## wip/juniper
==> flow/design.v (excerpt) <==
module minimax(
   opt, move,
   grid, column_counts, player, sw, clk
);
input [83:0] grid;
input [20:0] column_counts;
input player;
input sw;
input clk;
output [6:0] opt;
output move;
reg [83:0] grid_copy;
reg [83:0] grid_copy_2;
reg aimoved;
reg opponentmoved;
reg [6:0] ai;
reg [6:0] opponent;
reg [2:0] index;
reg move_r;
assign move = move_r;
reg initial_score;
reg [6:0] count;  
reg [2:0] column;
reg [6:0] opt_r;
assign opt = opt_r;
wire [8:0] optscore;
reg [8:0] optscore_r;
assign optscore = optscore_r;
wire [8:0] score;
wire [8:0] curscore;
reg [8:0] curscore_r;
assign curscore = curscore_r;
score score_(
   .score (score),
   .grid (grid_copy_2), .ai (ai), .opponent (opponent), .clk (clk)
    );
always @(posedge clk)
begin
  if (player == 0 || !sw)
  begin
    count = 0;
    move_r = 0;
    optscore_r = 0;
    opt_r = 1;
	 curscore_r = 0;
  end
  else if (count == 105)
  begin
    if(curscore >= optscore && aimoved)
    begin
      opt_r = ai;
      optscore_r = curscore_r;
    end
    move_r = 1;
    count = (count + 1) % 128;
  end
  ...
Size: ~4600 cells after synthesis, ~220 flip-flops, about 120 I/O pins, roughly 0.028 sq mm of cells after synthesis.
clock: 5.96 ns
lec_check: 0
abc_area: 1
cap_margin: 20
core_margin: 2
core_utilization: 59
cts_cluster_diameter: 293
cts_cluster_size: 97
place_density: 0.38
slew_margin: 20
tns_end_percent: 35
run.sh (not shown) runs the stock make flow with config.mk's settings and CLKGATE_MAP_FILE=.
wip/juniper did not finish: a tool error stopped it during 5_1_grt.
diff inputs: wip/juniper => wip/onyx
- a deleted CTS_CLUSTER_SIZE that had been 97
- a change of CORE_UTILIZATION from 59 to 40
- a deleted TNS_END_PERCENT that had been 35
- a deleted CTS_CLUSTER_DIAMETER that had been 293
- a deleted PLACE_DENSITY that had been 0.38
- a deleted ABC_AREA that had been 1
- a change of the clock period (ns, I/O delays scaled along) from 5.96 to 10.7
Findings:
- Delta(starting density of the core, wip/onyx - wip/juniper) < 0
- Across wip/onyx and wip/juniper, a clean result was obtained everywhere but in wip/juniper.
- Synthesized area (wip/onyx vs. wip/juniper) increases by a few percent
- Diff wip/juniper -> wip/onyx | yosys stat chip area | up by a few percent
- wip/juniper and wip/onyx ended up with roughly the same placed wire-length estimate after detailed placement.
- When wip/onyx is set beside wip/juniper, its number of gates resized after CTS turns out to be 426 smaller.
- Summary of the comparison: synthesized cell count is lower in wip/onyx, relative to wip/juniper.
- In wip/onyx relative to wip/juniper, number of core rows had gone up by more than 10%.
- Taking wip/juniper as the reference, in wip/onyx proportion of synthesized area in mux cells grew by 15 points, die size climbed about 50%.
Input-level comparison between wip/pepper and wip/onyx:
- changing CORE_UTILIZATION from 40 to 58
- setting SETUP_SLACK_MARGIN to -0.59 for the first time
- changing the clock period (ns, I/O delays scaled along) from 10.7 to 10.6
==> comparison <==
- Every stage of wip/pepper finished as expected; the final checks, on the other hand, flagged setup timing, which means the layout fails.
- On count of multi-input gates, wip/onyx tracks wip/pepper almost exactly.
- Diff wip/onyx -> wip/pepper | starting density of the core | increase of 18 points
- In the tables for wip/onyx and wip/pepper, maximum number of pins on one net before global-route repair reads higher with wip/pepper.
- wip/onyx -> wip/pepper: cell area after technology mapping delta 0, exact match
- Going from wip/onyx to wip/pepper, sequential share of layout area up 0.82 points; routed wire length up 3.2 mm; sum of internal, switching and leakage power lower.
- Synthesized cell count: wip/onyx vs wip/pepper — no meaningful difference
- Placed instance count of wip/pepper falls short of that of wip/onyx by a little under 10%.
- Compared with wip/onyx, in wip/pepper non-clock buffer count decreased 108, global-route wire length before repair increased 3.0%.
- The worst setup path startpoint comes out count[5] in one run and ai[1] in the other, namely in wip/pepper and wip/onyx respectively.
The inputs of wip/violet differ from those of wip/pepper as listed below.
- CORE_UTILIZATION changed from 58 to 59
- SETUP_SLACK_MARGIN changed from -0.59 to 2.53
- the clock period (ns, I/O delays scaled along) changed from 10.6 to 8.62
Results
- The flow ended early for wip/violet: it failed with a tool error in 5_1_grt.
- wip/violet vs wip/pepper: number of gates resized after cts up in wip/violet
- Measured against each other, wip/pepper and wip/violet differ in width of the chip, the higher figure coming from wip/pepper.
- Height of the chip was lower in wip/violet than in wip/pepper.
- Reported for wip/pepper and wip/violet, number of instances in the synthesized netlist turned out identical to the last digit.
- Die size: wip/violet is under wip/pepper
- Comparing wip/pepper and wip/violet, the higher half-perimeter wire length after placement was measured on wip/violet.
- Delta (wip/violet minus wip/pepper): initial core utilization picked up an extra 1.2 points; and-or/or-and share of the synthesized area ~0 delta.
Here is what was changed in the inputs of wip/umber compared with wip/violet.
- TNS_END_PERCENT newly set to 5
- SETUP_SLACK_MARGIN removed (was 2.53)
- CORE_UTILIZATION changed from 59 to 65
- the clock period (ns, I/O delays scaled along) changed from 8.62 to 7.53
Notes after the runs:
- wip/umber: it failed with a tool error in 5_1_grt, so there are no final results.
- Note that the number of instances resized during post-cts repair recorded for wip/umber amounts to 0.45 times the value seen in wip/violet.
- Measured against each other, wip/violet and wip/umber differ in cell area reported after detailed placement, the higher figure coming from wip/violet.
- Compared with wip/violet, in wip/umber area fraction in xor and xnor cells roughly the same, placement row count lower, area of the placeable core lower.
- As far as placed instance count is concerned, wip/umber and wip/violet perform about the same.
- On die area, the lower figure sits with wip/umber, not wip/violet.
- Per the comparison of wip/umber with wip/violet, overall die width shows a reduction of 11 um, area fraction in compound gates shows no meaningful change, starting density of the core has increased.
The following lists how wip/willow was set up differently from wip/umber:
- a change of CORE_UTILIZATION from 65 to 19
- a deleted TNS_END_PERCENT that had been 5
- a change of the clock period (ns, I/O delays scaled along) from 7.53 to 17.2
Notes after the runs:
In summary, wip/willow completed successfully, with a layout that passed the timing, DRC and antenna checks.
Post-synthesis share of cell area spent on full adders, half adders and majority gates of wip/willow is on par with wip/umber.
From wip/willow to wip/umber, netlist area before placement did not move at all.
Routability congestion estimate: wip/willow vs wip/umber down 0.30
NOTE chip width wip/umber->wip/willow increased by more than half
Reported for wip/willow and wip/umber, number of flip-flops and latches in the synthesized netlist turned out identical to the last digit.
Comparing wip/willow and wip/umber, the lower pre-placement core utilization is on wip/willow.
wip/willow against wip/umber; number of cell rows is up by more than half.
Diff wip/umber -> wip/willow: total of hold buffers inserted after clock tree synthesis did not really move, count of placed standard cells including taps shows an increase of about 9%.

* * *

Starting RTL as in the previous note.
## minimax
module minimax(
   opt, move,
   grid, column_counts, player, sw, clk
);
Settings: LEC_CHECK=0, CAP_MARGIN=20, CELL_PAD_IN_SITES_DETAIL_PLACEMENT=1, CELL_PAD_IN_SITES_GLOBAL_PLACEMENT=1, CORE_MARGIN=2, CORE_UTILIZATION=66, CTS_CLUSTER_DIAMETER=120, GPL_ROUTABILITY_DRIVEN=1, MIN_ROUTING_LAYER=met1, SETUP_SLACK_MARGIN=-0.04, SLEW_MARGIN=30; clock period 17.6 ns.
The baseline never finished: it broke off in detailed placement (DPL-0033).
Next try:
==> flow/config.mk (replaced) <==
export PLATFORM = sky130hd
export DESIGN_NAME = minimax
export DESIGN_NICKNAME = minimax
export VERILOG_FILES = /design/flow/design.v
export SDC_FILE = /design/flow/constraint.sdc
export NUM_CORES = 4
export LEC_CHECK = 0
export CAP_MARGIN = 20
export CORE_MARGIN = 2
export CORE_UTILIZATION = 56
export SLEW_MARGIN = 20
==> flow/constraint.sdc (replaced) <==
create_clock -name core_clock -period 6.0 [get_ports {clk}]
set_input_delay 1.2000 -clock core_clock [delete_from_list [all_inputs] [get_ports {clk}]]
set_output_delay 1.2000 -clock core_clock [all_outputs]
set_load 0.01 [all_outputs]
What happened: The changed run died in global routing with GRT-0232. Synthesized cell count is unchanged. Synthesized area stays the same. Die size increases by 18%.
Next try:
--- a/flow/config.mk
+++ b/flow/config.mk
@@ -9,3 +9,4 @@
 export CORE_MARGIN = 2
-export CORE_UTILIZATION = 56
+export CORE_UTILIZATION = 72
+export CTS_CLUSTER_DIAMETER = 394
 export SLEW_MARGIN = 20
==> flow/constraint.sdc (replaced) <==
create_clock -name core_clock -period 7.79 [get_ports {clk}]
set_input_delay 1.5580 -clock core_clock [delete_from_list [all_inputs] [get_ports {clk}]]
set_output_delay 1.5580 -clock core_clock [all_outputs]
set_load 0.01 [all_outputs]
The changed run failed in clock tree synthesis; die area came out lower by 22%; synthesized cell count does not change; synthesized area does not change.
Next try:
--- a/flow/config.mk
+++ b/flow/config.mk
@@ -9,4 +9,4 @@
 export CORE_MARGIN = 2
-export CORE_UTILIZATION = 72
-export CTS_CLUSTER_DIAMETER = 394
+export CORE_UTILIZATION = 66
+export MAX_ROUTING_LAYER = met4
 export SLEW_MARGIN = 20
==> flow/constraint.sdc (replaced) <==
create_clock -name core_clock -period 7.73 [get_ports {clk}]
set_input_delay 1.5460 -clock core_clock [delete_from_list [all_inputs] [get_ports {clk}]]
set_output_delay 1.5460 -clock core_clock [all_outputs]
set_load 0.01 [all_outputs]
The new run aborted during global routing on GRT-0116.
Area after synthesis stays the same.
Die area grows by a little under a tenth.
Synthesized cell count is unchanged.
Next try:
--- a/flow/config.mk
+++ b/flow/config.mk
@@ -9,4 +9,4 @@
 export CORE_MARGIN = 2
-export CORE_UTILIZATION = 66
-export MAX_ROUTING_LAYER = met4
+export CORE_UTILIZATION = 58
+export CTS_CLUSTER_SIZE = 62
 export SLEW_MARGIN = 20
==> flow/constraint.sdc (replaced) <==
create_clock -name core_clock -period 8.56 [get_ports {clk}]
set_input_delay 1.7120 -clock core_clock [delete_from_list [all_inputs] [get_ports {clk}]]
set_output_delay 1.7120 -clock core_clock [all_outputs]
set_load 0.01 [all_outputs]
The changed run died in global routing, error GRT-0232.
Area after synthesis stays the same.
Die area rose by roughly a tenth.
Synthesized cell count does not change.

* * *

## lagoon
minimax again, from the RTL that the note above started with.
Settings: LEC_CHECK=0, CAP_MARGIN=20, CELL_PAD_IN_SITES_DETAIL_PLACEMENT=1, CELL_PAD_IN_SITES_GLOBAL_PLACEMENT=1, CORE_MARGIN=2, CORE_UTILIZATION=65, CTS_CLUSTER_DIAMETER=120, GPL_ROUTABILITY_DRIVEN=0, MIN_ROUTING_LAYER=met2, SETUP_SLACK_MARGIN=-0.04, SLEW_MARGIN=30; clock period 17.6 ns.
Run status, lagoon: aborted in global routing (5_1_grt), error GRT-0116
## Diff of input files: ember against lagoon
- an added CORE_ASPECT_RATIO of 1.27
- a change of MIN_ROUTING_LAYER from met2 to met1
- a change of CAP_MARGIN from 20 to 35
- a change of GPL_ROUTABILITY_DRIVEN from 0 to 1
- an added ABC_AREA of 1
- a change of CORE_UTILIZATION from 65 to 29
==> comparison <==
- In summary, ember completed successfully, with a layout that passed the timing, DRC and antenna checks.
- Higher chip area from the yosys synthesis statistics was reported by lagoon, not ember.
- In ember, height of the die is higher than in lagoon.
- Compared with lagoon, ember shows a higher adder and majority cell fraction of the synthesized area.
Modified inputs, amber compared to ember
- clearing CORE_ASPECT_RATIO, which used to be 1.27
- swapping met1 for met2 in MIN_ROUTING_LAYER
- swapping 29 for 66 in CORE_UTILIZATION
==> comparison <==
- The log for amber ends in global placement without I/O (3_1_place_gp_skip_io) with error GPL-0301, so the run never completed.
- ember and amber ended up with nearly the same post-synth tally of flip-flops with integrated enable.
- Compared with ember, in amber vertical extent of the die went down by 41%, standard cell core area went down by about 57%.
- The lower floorplan utilization of ember and amber is in ember.
- Sequential element share of the synthesized area came out exactly the same in ember and amber.
- amber -> ember: xor-xnor portion of the synthesized cell area flat
--- input diff amber..raven ---
- SETUP_SLACK_MARGIN: -0.04 -> unset
- SLEW_MARGIN: 30 -> 20
- CELL_PAD_IN_SITES_GLOBAL_PLACEMENT: 1 -> unset
- CELL_PAD_IN_SITES_DETAIL_PLACEMENT: 1 -> unset
- CAP_MARGIN: 35 -> 20
- CTS_CLUSTER_DIAMETER: 120 -> unset
- GPL_ROUTABILITY_DRIVEN: 1 -> unset
- MIN_ROUTING_LAYER: met2 -> unset
- ABC_AREA: 1 -> unset
- CORE_UTILIZATION: 66 -> 40
- the clock period (ns, I/O delays scaled along): 17.6 -> 14.1
==> results <==
raven did not stop at any stage, and its layout met the timing, DRC and antenna checks. raven vs. amber: die area now sits higher, gate count of the mapped netlist shows a reduction of about 23%. Going from amber to raven, number of distinct standard cells referenced by the synthesized netlist grew by more than half. Going from amber to raven, die extent in y grows by about 30%. Against amber as the reference, raven delivers a higher and-or/or-and share of the synthesized area.
Input-level comparison between cedar and raven:
- setting CTS_CLUSTER_SIZE to 98 for the first time
- changing CORE_UTILIZATION from 40 to 69
- changing the clock period (ns, I/O delays scaled along) from 14.1 to 7.33
## What came out
FAIL cedar @ clock tree synthesis (4_1_cts): tool exited with error. Compared with raven, cedar shows a lower chip height. Number of placement rows: cedar vs raven down about 24%. From raven to cedar the numbers moved as follows: mux share of post-synthesis cell area held, placement-stage worst setup slack now sits lower. Measured against each other, raven and cedar differ in floorplan core density, the lower figure coming from raven. From cedar to raven, xor and xnor fraction of the mapped netlist area did not move at all.
Edits applied to the flow inputs when going from cedar to sierra:
- CTS_CLUSTER_SIZE removed (was 98)
- SETUP_SLACK_MARGIN newly set to -0.47
- CORE_UTILIZATION changed from 69 to 40
- the clock period (ns, I/O delays scaled along) changed from 7.33 to 10.7
[summary]
- [flow] sierra | stages: complete | final checks: fail | reason: negative setup slack
- sierra vs cedar, fraction of the core area occupied by cells at floorplan went down by 30 points.
- Relative to cedar, the cell area after placement measured on sierra has decreased by more than 10%.
- Going from cedar to sierra, the die area was enlarged.
- sierra: placed instance count 39 below cedar
- Xor and xnor area share after synthesis: sierra vs cedar identical
- Sort cedar and sierra by die height asc -> top: cedar
- sierra -> cedar: cell area after synthesis delta 0, exact match
Power and IR drop assume default switching activity.
